==> flow/design.v (excerpt) <==
module DiscriminantCalculator(
    input signed [31:0] SphereX,
    input signed [31:0] SphereY,
    input signed [31:0] SphereZ,
    input [31:0] SphereRadius,
    input signed [31:0] RayStartX,
    input signed [31:0] RayStartY,
    input signed [31:0] RayStartZ,
    input signed [31:0] RayDirX,
    input signed [31:0] RayDirY,
    input signed [31:0] RayDirZ,
    output signed [31:0] Discriminant,
    output signed [31:0] B_out,
    output QuickIntersects,
    input CLK,
    input aresetn,
    input InputValid,
    output InputReady,
    output OutputReady
    );
Size in the first run: ~18,000 cells after synthesis, ~340 flip-flops, about 390 I/O pins.
Settings: LEC_CHECK=0, CAP_MARGIN=20, CORE_ASPECT_RATIO=0.68, CORE_MARGIN=2, CORE_UTILIZATION=72, CTS_CLUSTER_DIAMETER=77, GPL_TIMING_DRIVEN=1, HOLD_SLACK_MARGIN=-0.08, MAX_ROUTING_LAYER=met5, PLACE_DENSITY=0.35, SETUP_SLACK_MARGIN=2.24, SLEW_MARGIN=20, TNS_END_PERCENT=80; clock period 7.52 ns.
run.sh (not shown) runs the stock make flow with config.mk's settings and CLKGATE_MAP_FILE=.
The starting point finished with setup timing left.
Rerun with:
- ABC_AREA: unset -> 1
- CORE_ASPECT_RATIO: 0.68 -> unset
- CTS_CLUSTER_DIAMETER: 77 -> 201
- CTS_CLUSTER_SIZE: unset -> 76
- GPL_TIMING_DRIVEN: 1 -> unset
- HOLD_SLACK_MARGIN: -0.08 -> unset
- MAX_ROUTING_LAYER: met5 -> unset
- SETUP_SLACK_MARGIN: 2.24 -> 0.75
- TNS_END_PERCENT: 80 -> unset
- clock period: 7.52 -> 2.77 ns (I/O delays scaled with it)
What happened: The new run died in 5_1_grt on GRT-0232; die size increases by 4.7%; synthesized cell count is higher by 19%; area after synthesis grows by 4.7%.
Rerun with:
- ABC_AREA: 1 -> unset
- CORE_UTILIZATION: 72 -> 56
- CTS_CLUSTER_DIAMETER: 201 -> unset
- CTS_CLUSTER_SIZE: 76 -> unset
- PLACE_DENSITY: 0.35 -> unset
- SETUP_SLACK_MARGIN: 0.75 -> unset
- clock period: 2.77 -> 7.57 ns (I/O delays scaled with it)
Effect:
- This time the run completed and failed the layout checks on setup timing
- die size grows by 23%
- synthesized cell count shrinks by 16%
- synthesized area shrinks by 4.5%

* * *

v35:
The RTL this note starts from:
==> flow/design.v <==
`timescale 1ns / 1ps
module DiscriminantCalculator(
    input signed [31:0] SphereX,
    input signed [31:0] SphereY,
    input signed [31:0] SphereZ,
    input [31:0] SphereRadius,
    input signed [31:0] RayStartX,
    input signed [31:0] RayStartY,
    input signed [31:0] RayStartZ,
    input signed [31:0] RayDirX,
    input signed [31:0] RayDirY,
    input signed [31:0] RayDirZ,
    output signed [31:0] Discriminant,
    output signed [31:0] B_out,
    output QuickIntersects,
    input CLK,
    input aresetn,
    input InputValid,
    output InputReady,
    output OutputReady
    );
    parameter waiting = 2'b00;
    parameter reading = 2'b01;
    parameter process = 2'b10;
    parameter process2 = 2'b11;
    logic [1:0] nextState;
    logic [1:0] state;
    logic signed [31:0] dx;
    logic signed [31:0] dy;
    logic signed [31:0] dz;
    logic signed [31:0] discriminant;
    logic signed [31:0] A;
    logic signed [31:0] B;
    logic signed [31:0] C;
    logic signed [31:0] distX;
    logic signed [31:0] distY;
    logic signed [31:0] distZ;
    logic [31:0] sphereRadiusSquared;
    assign InputReady = (state == waiting);
    assign OutputReady = (state == process2);
    assign Discriminant = discriminant;
    assign B_out = B;
    assign QuickIntersects = (discriminant > 0);
    always_ff@(posedge CLK) begin
        if (aresetn == 1'b0) begin
            state <= waiting;
        end else begin
            state <= nextState;
        end
        if (nextState == reading) begin
            dx <= RayDirX;
            dy <= RayDirY;
            dz <= RayDirZ;
            distX <= RayStartX - SphereX;
            distY <= RayStartY - SphereY;
            distZ <= RayStartZ - SphereZ;
            sphereRadiusSquared <= SphereRadius * SphereRadius;
            A <= RayDirX * RayDirX + RayDirY * RayDirY + RayDirZ * RayDirZ;
        end else if (nextState == process) begin
            B <= (dx * distX + dy * distY + dz * distZ) << 1;
            C <= (distX * distX + distY * distY + distZ * distZ) - sphereRadiusSquared;
        end else if (nextState == process2) begin
            discriminant <= B * B - 4 * A * C;
        end         
    end
    always_comb begin
        case (state) 
        waiting:
            if (InputValid) begin
                nextState = reading;
            end else begin
                nextState = waiting;
            end            
        reading:
            nextState = process;
        process:
            nextState = process2;
        process2:
            nextState = waiting;
        endcase
    end
endmodule
Settings: LEC_CHECK=0, ABC_AREA=1, CAP_MARGIN=5, CORE_MARGIN=2, CORE_UTILIZATION=72, CTS_CLUSTER_DIAMETER=201, CTS_CLUSTER_SIZE=76, HOLD_SLACK_MARGIN=0.29, PLACE_DENSITY=0.35, SETUP_SLACK_MARGIN=0.75, SLEW_MARGIN=20; clock period 2.77 ns.
Seen in the log of v35: GRT-0232 during 5_1_grt, after which the run never completed.
diff inputs: v35 => v57
# v35
export LEC_CHECK = 0
export ABC_AREA = 1
export CAP_MARGIN = 5
export CORE_MARGIN = 2
export CORE_UTILIZATION = 72
export CTS_CLUSTER_DIAMETER = 201
export CTS_CLUSTER_SIZE = 76
export HOLD_SLACK_MARGIN = 0.29
export PLACE_DENSITY = 0.35
export SETUP_SLACK_MARGIN = 0.75
export SLEW_MARGIN = 20
create_clock -name core_clock -period 2.77 [get_ports {CLK}]
# v57
export LEC_CHECK = 0
export ABC_AREA = 0
export CAP_MARGIN = 20
export CORE_MARGIN = 2
export CORE_UTILIZATION = 72
export HOLD_SLACK_MARGIN = -0.08
export PLACE_DENSITY = 0.67
export SETUP_SLACK_MARGIN = 3.21
export SLEW_MARGIN = 20
export TNS_END_PERCENT = 5
create_clock -name core_clock -period 11.0 [get_ports {CLK}]
--- outcome ---
Per the comparison of v57 with v35, number of setup buffers added after CTS rose by 176, total CTS buffers rose by 27, number of cells in the yosys synthesis report fell by 3431.
The final layout from v57, which completed every stage, passed the timing, DRC and antenna checks at the end of the flow.
Relative to v35, the die area measured on v57 has decreased by a few percent.
Diff v35..v57 | largest buffer count on any clock path | unchanged
v35 → v57: synthesized cell count went down 3431; simple-gate share of the synthesized area went down 0.36 points; Yosys chip area went down 8200 um2; vertical die size went down about 2.3%.
Inputs modified between v57 and v10:
# v57
export LEC_CHECK = 0
export ABC_AREA = 0
export CAP_MARGIN = 20
export CORE_MARGIN = 2
export CORE_UTILIZATION = 72
export HOLD_SLACK_MARGIN = -0.08
export PLACE_DENSITY = 0.67
export SETUP_SLACK_MARGIN = 3.21
export SLEW_MARGIN = 20
export TNS_END_PERCENT = 5
create_clock -name core_clock -period 11.0 [get_ports {CLK}]
# v10
export LEC_CHECK = 0
export ABC_AREA = 1
export CAP_MARGIN = 20
export CORE_ASPECT_RATIO = 0.5
export CORE_MARGIN = 2
export CORE_UTILIZATION = 72
export CTS_CLUSTER_DIAMETER = 376
export CTS_CLUSTER_SIZE = 98
export PLACE_DENSITY = 0.42
export SLEW_MARGIN = 20
export TNS_END_PERCENT = 5
create_clock -name core_clock -period 6.61 [get_ports {CLK}]
### Flow results
Seen in the log of v10: GRT-0232 during 5_1_grt, after which the run never completed. As of v10, number of gates resized after cts had risen by more than 100% compared to v57. Instance tally after logic synthesis: lower on v57. Max vertical extent of the die across v10 and v57: v57. Compared v10 vs v57, and number of buffers created by CTS is down in v10.
Edits applied to the flow inputs when going from v10 to v24:
# v10
export LEC_CHECK = 0
export ABC_AREA = 1
export CAP_MARGIN = 20
export CORE_ASPECT_RATIO = 0.5
export CORE_MARGIN = 2
export CORE_UTILIZATION = 72
export CTS_CLUSTER_DIAMETER = 376
export CTS_CLUSTER_SIZE = 98
export PLACE_DENSITY = 0.42
export SLEW_MARGIN = 20
export TNS_END_PERCENT = 5
create_clock -name core_clock -period 6.61 [get_ports {CLK}]
# v24
export LEC_CHECK = 0
export CAP_MARGIN = 20
export CORE_MARGIN = 2
export CORE_UTILIZATION = 71
export CTS_CLUSTER_SIZE = 43
export HOLD_SLACK_MARGIN = 0.25
export SLEW_MARGIN = 20
create_clock -name core_clock -period 7.43 [get_ports {CLK}]
## What came out
- Not one of v10 and v24 finished clean.
- Tool error GRT-0232 stopped v10 during 5_1_grt; no final results.
- v24 completed end to end; final checks failed (negative setup slack).
- v10 has a lower number of unique standard cell types used by synthesis than v24.
- Post-CTS setup buffer count (v24 / v10): 1.7
- When v24 is measured against v10, its XOR/XNOR share of the synthesized area turns out 0.76 points higher.
- Compared with v10, area after synthesis in v24 decreased by a few percent.
- Summary of v24 over v10: synthesized cell count decreased 3431; total CTS buffers increased 40; core box area decreased 7900 um2.
The inputs of v44 differ from those of v24 as listed below.
# v24
export LEC_CHECK = 0
export CAP_MARGIN = 20
export CORE_MARGIN = 2
export CORE_UTILIZATION = 71
export CTS_CLUSTER_SIZE = 43
export HOLD_SLACK_MARGIN = 0.25
export SLEW_MARGIN = 20
create_clock -name core_clock -period 7.43 [get_ports {CLK}]
# v44
export LEC_CHECK = 0
export CAP_MARGIN = 20
export CORE_MARGIN = 2
export CORE_UTILIZATION = 65
export SLEW_MARGIN = 20
create_clock -name core_clock -period 10.5 [get_ports {CLK}]
Results
Looking at the reports, v44 completed the entire flow and the layout it produced met the timing, DRC and antenna checks. Design area delta for v44 relative to v24: 10% lower. Comparing v44 and v24, the lower period utilization was measured on v44. [v44 vs v24] die extent in x: higher in v44. As far as clock network contribution to total cell area is concerned, v44 and v24 perform about the same. The endpoint of the most critical setup path comes out B[30] in one run and A[27] in the other, namely in v24 and v44 respectively.
Setup changes, v44 to v15
# v44
export LEC_CHECK = 0
export CAP_MARGIN = 20
export CORE_MARGIN = 2
export CORE_UTILIZATION = 65
export SLEW_MARGIN = 20
create_clock -name core_clock -period 10.5 [get_ports {CLK}]
# v15
export LEC_CHECK = 0
export CAP_MARGIN = 20
export CORE_MARGIN = 2
export CORE_UTILIZATION = 72
export HOLD_SLACK_MARGIN = -0.09
export SETUP_SLACK_MARGIN = -0.48
export SLEW_MARGIN = 20
create_clock -name core_clock -period 7.44 [get_ports {CLK}]
==> results <==
- v44 completed; timing, DRC and antenna clean
- v15 finished all stages; layout check result: FAIL, due to negative setup slack.
- Looking only at met2 wire length, and setting everything else aside, the lower value of v44 and v15 goes to v44.
- Compared to v44, v15 has worst-margin pin slew 0.20 ns lower.
- Vertical extent of the die shrinks by a few percent when moving from v44 to v15.
- Taking v15 over v44, the number of standard cells in the layout, taps in and fillers out ratio works out to 1.06.
